Design WorkingFinal, start of the top module:
module WorkingFinal(input clk, input reset, input wire[15:0] mem_rdata, output wire[15:0] mem_addr, output wire[15:0] mem_wdata, output wire mem_we, output wire halt);
Settings: LEC_CHECK=0, ABC_AREA=1, CAP_MARGIN=20, CORE_ASPECT_RATIO=0.83, CORE_MARGIN=4, CORE_UTILIZATION=58, CTS_CLUSTER_DIAMETER=383, GPL_ROUTABILITY_DRIVEN=1, MAX_ROUTING_LAYER=met4, PLACE_DENSITY_LB_ADDON=0.2, SLEW_MARGIN=25; clock period 44.3 ns.
run.sh (not shown) runs the stock make flow with config.mk's settings and CLKGATE_MAP_FILE=.
The first run produced a clean layout.
Then changed:
Settings changed: ABC_AREA 1 to unset, CORE_ASPECT_RATIO 0.83 to unset, CORE_MARGIN 4 to 2, CORE_UTILIZATION 58 to 49, CTS_CLUSTER_DIAMETER 383 to unset, GPL_ROUTABILITY_DRIVEN 1 to unset, MAX_ROUTING_LAYER met4 to unset, PLACE_DENSITY_LB_ADDON 0.2 to unset, SLEW_MARGIN 25 to 20.
Clock period 44.3 ns to 29.0 ns, I/O delays scaled along.
The changed run finished with timing, DRC and antenna clean.
Sequential share of layout area falls by 1.9 points.
Clock skew falls by 0.042 ns.
Design area rises by 8.8%.
Via count falls by about 1.5%.

---

Starting RTL as in the previous note.
clock: 19.8 ns
lec_check: 0
cap_margin: 20
core_aspect_ratio: 1.36
core_margin: 9
core_utilization: 34
cts_cluster_diameter: 167
min_routing_layer: met1
place_density: 0.5
setup_slack_margin: 0.12
slew_margin: 20
The first run finished but failed the layout checks on setup timing.
Rerun with:
Settings changed: ABC_AREA set to 1, CORE_ASPECT_RATIO 1.36 to unset, CORE_MARGIN 9 to 2, CORE_UTILIZATION 34 to 53, CTS_CLUSTER_DIAMETER 167 to unset, CTS_CLUSTER_SIZE set to 100, MIN_ROUTING_LAYER met1 to unset, PLACE_DENSITY 0.5 to unset, SETUP_SLACK_MARGIN 0.12 to unset.
Clock period 19.8 ns to 16.4 ns, I/O delays scaled along.
The new run failed in global routing (5_1_grt).
Synthesized cell count increases by 11%.
Die area decreases by 44%.
Synthesized area decreases by 4.7%.
Rerun with:
Settings changed: CORE_UTILIZATION 53 to 64, CTS_CLUSTER_SIZE 100 to unset.
Clock period 16.4 ns to 39.6 ns, I/O delays scaled along.
Result: The new run passed the timing, design-rule and antenna checks. Die size goes down by 17%. Area after synthesis stays the same. Synthesized cell count does not change.
Rerun with:
Settings changed: ABC_AREA 1 to unset, CORE_UTILIZATION 64 to 40.
Clock period 39.6 ns to 36.0 ns, I/O delays scaled along.
After rerunning: The changed run produced a clean layout; synthesized cell count came out lower by 10%; setup slack gets worse by 3700 ps; die area came out higher by 66%; final area climbs by 7.5%; maximum frequency barely changes; worst hold slack is about the same; cell count decreases by 1.2%; register-to-register slack is worse by 3700 ps.
Rerun with:
Settings changed: CORE_UTILIZATION 40 to 68, CTS_CLUSTER_SIZE set to 31.
Clock period 36.0 ns to 29.1 ns, I/O delays scaled along.
What happened:
- The new run produced a clean layout
- die area came out lower by 41%
- design area came out higher by 0.73%
Rerun with:
Settings changed: ABC_AREA set to 1, CORE_UTILIZATION 68 to 58, CTS_CLUSTER_SIZE 31 to unset, HOLD_SLACK_MARGIN set to -0.08.
Clock period 29.1 ns to 16.4 ns, I/O delays scaled along.
Outcome: Now the flow aborted during global routing (5_1_grt); die area rises by 11%; area after synthesis is lower by 4.7%; synthesized cell count came out higher by 11%.

---

Starting RTL as in the previous note.
clock: 30.0 ns
lec_check: 0
cap_margin: 15
cell_pad_in_sites_detail_placement: 1
core_margin: 2
core_utilization: 40
slew_margin: 0
Next try:
Settings changed: CAP_MARGIN 15 to 20, CELL_PAD_IN_SITES_DETAIL_PLACEMENT 1 to default, CORE_UTILIZATION 40 to 65, SETUP_SLACK_MARGIN from default to 5.0, SLEW_MARGIN 0 to 20.
Effect: The new run never finished: it broke off in global routing with GRT-0232. Die area shrinks by well over a third. Area after synthesis does not change. Synthesized cell count does not change.
Next try:
Settings changed: CORE_UTILIZATION 65 to 58, TNS_END_PERCENT from default to 5.
The changed run produced a clean layout.
Die size went up by roughly a tenth.
Area after synthesis is unchanged.
Synthesized cell count is unchanged.
Next try:
Settings changed: ABC_AREA from default to 1, CORE_UTILIZATION 58 to 71, SETUP_SLACK_MARGIN 5.0 to default, TNS_END_PERCENT 5 to default.
Clock period 30.0 ns to 36.0 ns, I/O delays scaled along.
Result: Final cell count goes down by 0.53%. Hold slack improved by 0.0091 ns. Die size came out lower by 22%. Final area fell by 20%. Via count decreases by 8.6%. Core utilization came out higher by 2.8 points. Synthesized area fell by 4.7%. Worst setup slack improves by 0.51 ns.

---

Starting RTL as in the previous note.
## WorkingFinal
module WorkingFinal(input clk, input reset, input wire[15:0] mem_rdata, output wire[15:0] mem_addr, output wire[15:0] mem_wdata, output wire mem_we, output wire halt);
	wire[15:0] MemOut, IRout, AluOutLo, AluOutHi, ALUInA, ALUInB, ALUInC, PCin, PCout, MemAddr, OutBusB, DMRout, RegWD1;
	wire ccpcwrite, ccirwrite, ccA, ccB, ccw1;
	wire[2:0] ccC, RFinB, curstate;
	wire[3:0] opcodereg, ccaluop;
	wire[15:0] LOout,Bout, RegWD2,OutBusA,OutBusC,Aout,Cout,PCSrcIn1,AluSrcCIn1,AluSrcCIn2,AluSrcCIn3,AluSrcCIn4;
	wire wNZ, wire1, PCwrite1,ccw2,ccpcwritecond,cciord,ccmemread,ccmemwrite,ccpcinit;
	wire[1:0] ccpcsource,ccmemtoreg;
	ctrlckt  cc (clk,reset,IRout[15:12],ccw1,ccw2,ccpcwritecond,ccpcwrite,cciord,ccmemread,ccmemwrite,ccmemtoreg,ccirwrite,ccA,ccB,ccC,ccpcsource,ccaluop,ccpcinit,opcodereg,curstate);
	and(wire1,ccpcwritecond,wNZ);
	or(PCwrite1,wire1,ccpcwrite);
	Register PC (PCin,16'd0,PCout,PCwrite1,ccpcinit,clk);
	Mux2to1 IorD (cciord,PCout,LOout,MemAddr);
	assign mem_addr = MemAddr;
	assign mem_wdata = Bout;
	assign mem_we = ccmemwrite;
	assign MemOut = mem_rdata;
	assign halt = (curstate == 3'b010) && (IRout[15:13] == 3'b111);
	IRlt ir1(clk,MemOut,ccirwrite,IRout);
	Register DMR(MemOut,16'd0,DMRout,1'b1,1'b0,clk);
	Mux4to1 MemToReg(ccmemtoreg,DMRout,LOout,PCout,16'd1,RegWD1);
	Mux4to1_3bit m4to13bit (IRout[5:3],IRout[11:9],IRout[15:14],RFinB);
	RegFile rfile1 (IRout[8:6],RFinB,IRout[2:0],IRout[11:9],RegWD1,RegWD2,OutBusA,OutBusB,OutBusC,ccw1,ccw2,clk);
	Register RegAluSrcA(OutBusA,16'd0,Aout,1'b1,1'b0,clk);
	Register RegAluSrcB(OutBusB,16'd0,Bout,1'b1,1'b0,clk);
	Register RegAluSrcC(OutBusC,16'd0,Cout,1'b1,1'b0,clk);
	shiftconcat conc (PCout,IRout[11:0],PCSrcIn1);
	Sext6b s6b (IRout[5:0], AluSrcCIn2);
	shift1 sh1 (AluSrcCIn2,AluSrcCIn1);
	Sext3b s3b (IRout[2:0], AluSrcCIn3);
	Zext6b z6b (IRout[5:0],AluSrcCIn4);
	Mux2to1 AluSrcA(ccA, PCout, Aout, ALUInA);
	Mux2to1 AluSrcB(ccB, 16'd2, Bout,ALUInB);
  ...
make LEC_CHECK=0 ABC_AREA=1 CAP_MARGIN=10 CELL_PAD_IN_SITES_DETAIL_PLACEMENT=0 CELL_PAD_IN_SITES_GLOBAL_PLACEMENT=0 CORE_MARGIN=3 CORE_UTILIZATION=70 CTS_CLUSTER_SIZE=80 GPL_ROUTABILITY_DRIVEN=0 HOLD_SLACK_MARGIN=0.05 SLEW_MARGIN=10 finish   # period 25.9 ns
The first run never finished: it broke off in global routing (5_1_grt) with GRT-0232.
==> next run, changes <==
- ABC_AREA: 1 -> 0
- CELL_PAD_IN_SITES_GLOBAL_PLACEMENT: 0 -> 1
- CORE_UTILIZATION: 70 -> 57
- PLACE_DENSITY_LB_ADDON: not set -> 0.23
- clock period: 25.9 -> 66.4 ns (I/O delays scaled with it)
Result: This time the run went through all stages and came out clean. Synthesized area increases by a few percent. Die size increases by a quarter to a third. Synthesized cell count decreases by roughly a tenth.

---

## v42
WorkingFinal again, from the RTL that the note above started with.
Settings: LEC_CHECK=0, ABC_AREA=1, CAP_MARGIN=20, CORE_MARGIN=2, CORE_UTILIZATION=72, CTS_CLUSTER_DIAMETER=377, CTS_CLUSTER_SIZE=95, PLACE_DENSITY=0.42, SETUP_SLACK_MARGIN=1.81, SLEW_MARGIN=20, TNS_END_PERCENT=5; clock period 9.84 ns.
Seen in the log of v42: GRT-0232 during global routing (5_1_grt), after which the run never completed.
Inputs modified between v42 and v33:
Settings: PLACE_DENSITY changed from 0.42 to 0.38; SETUP_SLACK_MARGIN changed from 1.81 to -0.13; CTS_CLUSTER_DIAMETER changed from 377 to 375.
--- outcome ---
- Between v33 and v42, the mean instance size in the synthesized netlist does not differ in any meaningful way.
- Any difference in routability congestion estimate between v33 and v42 is small enough to ignore.
- v33 vs. v42: area after synthesis level, share of synthesized cell area in and-or and or-and compound cells barely changed, multiplexer fraction of the synthesized cell area shows no meaningful change.
- v33 and v42: no clean run
- For v42, the flow was terminated by a tool error in global routing (5_1_grt) and produced no final design.
- The log for v33 ends in global routing (5_1_grt) with error GRT-0232, so the run never completed.
Setup changes, v33 to v3
Settings: clearing TNS_END_PERCENT, which used to be 5; clearing CTS_CLUSTER_DIAMETER, which used to be 375; clearing SETUP_SLACK_MARGIN, which used to be -0.13; swapping 72 for 40 in CORE_UTILIZATION; clearing PLACE_DENSITY, which used to be 0.38; clearing ABC_AREA, which used to be 1; clearing CTS_CLUSTER_SIZE, which used to be 95; swapping 9.84 for 30.0 in the clock period (ns, I/O delays scaled along).
## What came out
v3 against v33: share of synthesized cell area in full adder, half adder and majority cells fell 0.60 points; summed instance area of the synthesized netlist went up; area after detailed placement shows a reduction of 6.8%; area fraction in xor and xnor cells climbed 1.2 points; quantity of gates resized following cts went down by 39.
Diff v33..v3 | number of port buffers | unchanged
Diff v33 and v3: die area lower in v33
v3 closes out successfully: all stages finished, all timing, DRC and antenna checks passed.
Diff v33..v3 | number of flops mapped to enable cells by yosys | unchanged
Higher synthesized net count was reported by v33, not v3.
Edits applied to the flow inputs when going from v3 to v45:
Settings: a change of CAP_MARGIN from 20 to 0; a change of SLEW_MARGIN from 20 to 0.
Notes after the runs:
Relative to v3, global-route met1 utilization increased by 0.95 points in v45. Combinational share of cell area: v3 vs v45, no meaningful difference. v45 vs. v3: cell area rose about 0.45%; remaining max-slew budget at the tightest pin fell 15 points. v45 against v3: post-layout period usage of the worst path moved up, sum of buffers and inverters on the critical path moved down. Summary: with v3 as the reference, cell depth of the worst setup path in v45 moved down slightly.

---

Starting RTL as in the previous note.
==> flow/config.mk <==
export PLATFORM = sky130hd
export DESIGN_NAME = WorkingFinal
export DESIGN_NICKNAME = WorkingFinal
export VERILOG_FILES = /design/flow/design.v
export SDC_FILE = /design/flow/constraint.sdc
export NUM_CORES = 4
export LEC_CHECK = 0
export CAP_MARGIN = 20
export CORE_MARGIN = 2
export CORE_UTILIZATION = 70
export CTS_CLUSTER_SIZE = 37
export HOLD_SLACK_MARGIN = 0.3
export SETUP_SLACK_MARGIN = 4.5
export SLEW_MARGIN = 20
==> flow/constraint.sdc <==
create_clock -name core_clock -period 30.8 [get_ports {clk}]
set_input_delay 6.1600 -clock core_clock [delete_from_list [all_inputs] [get_ports {clk}]]
set_output_delay 6.1600 -clock core_clock [all_outputs]
set_load 0.01 [all_outputs]
The starting point never finished: it broke off in global routing (5_1_grt).
Next try:
Settings changed: CORE_UTILIZATION 70 to 61, CTS_CLUSTER_SIZE 37 to default, SETUP_SLACK_MARGIN 4.5 to -1.28.
Clock period 30.8 ns to 24.3 ns, I/O delays scaled along.
=> The new run completed and failed the layout checks on negative setup slack; synthesized area stays the same; die area rose by 14%; synthesized cell count is unchanged.
Next try:
Settings changed: ABC_AREA from default to 1, CORE_UTILIZATION 61 to 64, CTS_CLUSTER_SIZE from default to 99, HOLD_SLACK_MARGIN 0.3 to default, SETUP_SLACK_MARGIN -1.28 to default.
Clock period 24.3 ns to 17.9 ns, I/O delays scaled along.
After rerunning: With this change the flow aborted during global routing (5_1_grt), error GRT-0116. Area after synthesis goes down by about 5%. Synthesized cell count increases by about 11%. Die area goes down by 9.0%.
Next try:
Settings changed: CORE_UTILIZATION 64 to 72, CTS_CLUSTER_SIZE 99 to default.
Clock period 17.9 ns to 36.0 ns, I/O delays scaled along.
Effect: The changed run finished with timing, DRC and antenna clean; synthesized area does not change; synthesized cell count stays the same; die size shrinks by 11%.

---

Setup of build 27:
Starting RTL as in the previous note.
Settings: LEC_CHECK=0, ABC_AREA=1, CAP_MARGIN=20, CORE_MARGIN=2, CORE_UTILIZATION=69, CTS_CLUSTER_DIAMETER=229, HOLD_SLACK_MARGIN=-0.1, MAX_ROUTING_LAYER=met4, PLACE_DENSITY=0.62, SLEW_MARGIN=20, TNS_END_PERCENT=5; clock period 17.5 ns.
Build 27 did not run to completion, as it errored out during 5_1_grt.
The inputs of build 63 differ from those of build 27 as listed below.
Settings: removing ABC_AREA (formerly 1); removing CTS_CLUSTER_DIAMETER (formerly 229); removing HOLD_SLACK_MARGIN (formerly -0.1); changing the clock period (ns, I/O delays scaled along) from 17.5 to 25.7.
- In build 63, the floorplan utilization came out 0.75 points above the value in build 27.
- Measured against build 27, the number of cell instances after yosys synthesis of build 63 comes out at 0.898 times the reference value.
- Summary — worst-case setup slack after placement, build 63 relative to build 27: higher, by 7.94 ns.
- Build 27 has a lower site row count than build 63.
- The cell area after synthesis of build 63 is higher than that of build 27.
- Looking at buffers inserted during post-CTS setup optimization, build 63 sits 53% below build 27.
- Re post-synthesis share of cell area spent on and-or and or-and gates: build 63 is 7.0 points up on build 27.
- Measured against each other, build 63 and build 27 differ in total core area, the lower figure coming from build 27.
- Build 63 finished every stage; the final checks, however, were not passed, the failures being negative setup slack.
- Going from build 27 to build 63, die width grew by a few percent.
> inputs changed (build 63 -> build 34)
Settings: putting CORE_ASPECT_RATIO at 1.83 where nothing was set; putting CTS_CLUSTER_SIZE at 61 where nothing was set; putting ABC_AREA at 1 where nothing was set; putting CTS_CLUSTER_DIAMETER at 229 where nothing was set; swapping 25.7 for 17.0 in the clock period (ns, I/O delays scaled along).
--- outcome ---
- The post-CTS setup repair buffer count of build 34 is higher than that of build 63.
- Taking build 63 as the reference point, the number of cells in the yosys synthesis report of build 34 rises by about 11%.
- The flow ran to completion for all of build 63 and build 34 but build 34, which stopped partway.
- In the summary table, build 34 is marked failed, with error GRT-0116 raised in 5_1_grt.
- Build 63 → build 34: post-synthesis xor/xnor area fraction has decreased, number of instances in the synthesized netlist rose by about 11%, post-cts repair resize count went down, synthesized area decreased 0.0011 mm^2.
Here is what was changed in the inputs of build 6 compared with build 34.
Settings: changing CORE_ASPECT_RATIO from 1.83 to 1.81; setting SETUP_SLACK_MARGIN to 5.0 for the first time; removing CTS_CLUSTER_DIAMETER (formerly 229); removing ABC_AREA (formerly 1); removing CTS_CLUSTER_SIZE (formerly 61); removing PLACE_DENSITY (formerly 0.62); changing CORE_UTILIZATION from 69 to 66; changing the clock period (ns, I/O delays scaled along) from 17.0 to 30.0.
==> comparison <==
Flow for build 6 halted at 5_1_grt, error code GRT-0232.
Compare build 6 and build 34 | sequential cell area fraction in the yosys report lower: build 6
In the floorplan summary, build 6 is listed with a die area greater than that of build 34.
In build 6, cell count after synthesis is lower than in build 34.
On CTS buffer count, the higher figure sits with build 6, not build 34.
The run showing the smaller number of rows created at floorplan is build 34.
In the reports for build 6 and build 34, the larger XOR/XNOR share of the synthesized area belongs to build 6.
Changes in build 92 relative to build 6:
Settings: SETUP_SLACK_MARGIN removed (was 5.0); TNS_END_PERCENT changed from 5 to 25; MIN_ROUTING_LAYER newly set to met1; CTS_CLUSTER_SIZE newly set to 80; MAX_ROUTING_LAYER removed (was met4); CORE_ASPECT_RATIO removed (was 1.81); CORE_UTILIZATION changed from 66 to 40; SLEW_MARGIN changed from 20 to 35.
### Flow results
- Half-perimeter wire length of the detailed placement result: build 92 better than build 6
- Build 6 did not run to completion, as it errored out during 5_1_grt.
- Build 92 reached the end of the flow, and the finished layout is clean on the timing, design-rule and antenna checks.
- Compared with build 6, build 92 shows a higher number of buffers inserted during clock tree synthesis.
- Build 92 against build 6: die area grew by 63%; post-synthesis instance area held steady; total placed cells including tap cells grew by 335.
- Build 92 -> build 6: count of state elements after synthesis flat
- Comparing build 6 against build 92, there is no change at all in synthesized-area fraction occupied by ao, oa, aoi and oai cells.
- Routability congestion estimate from global placement: build 92 < build 6
- Comparing build 92 against build 6, there is no change at all in maximum clock path buffer count.
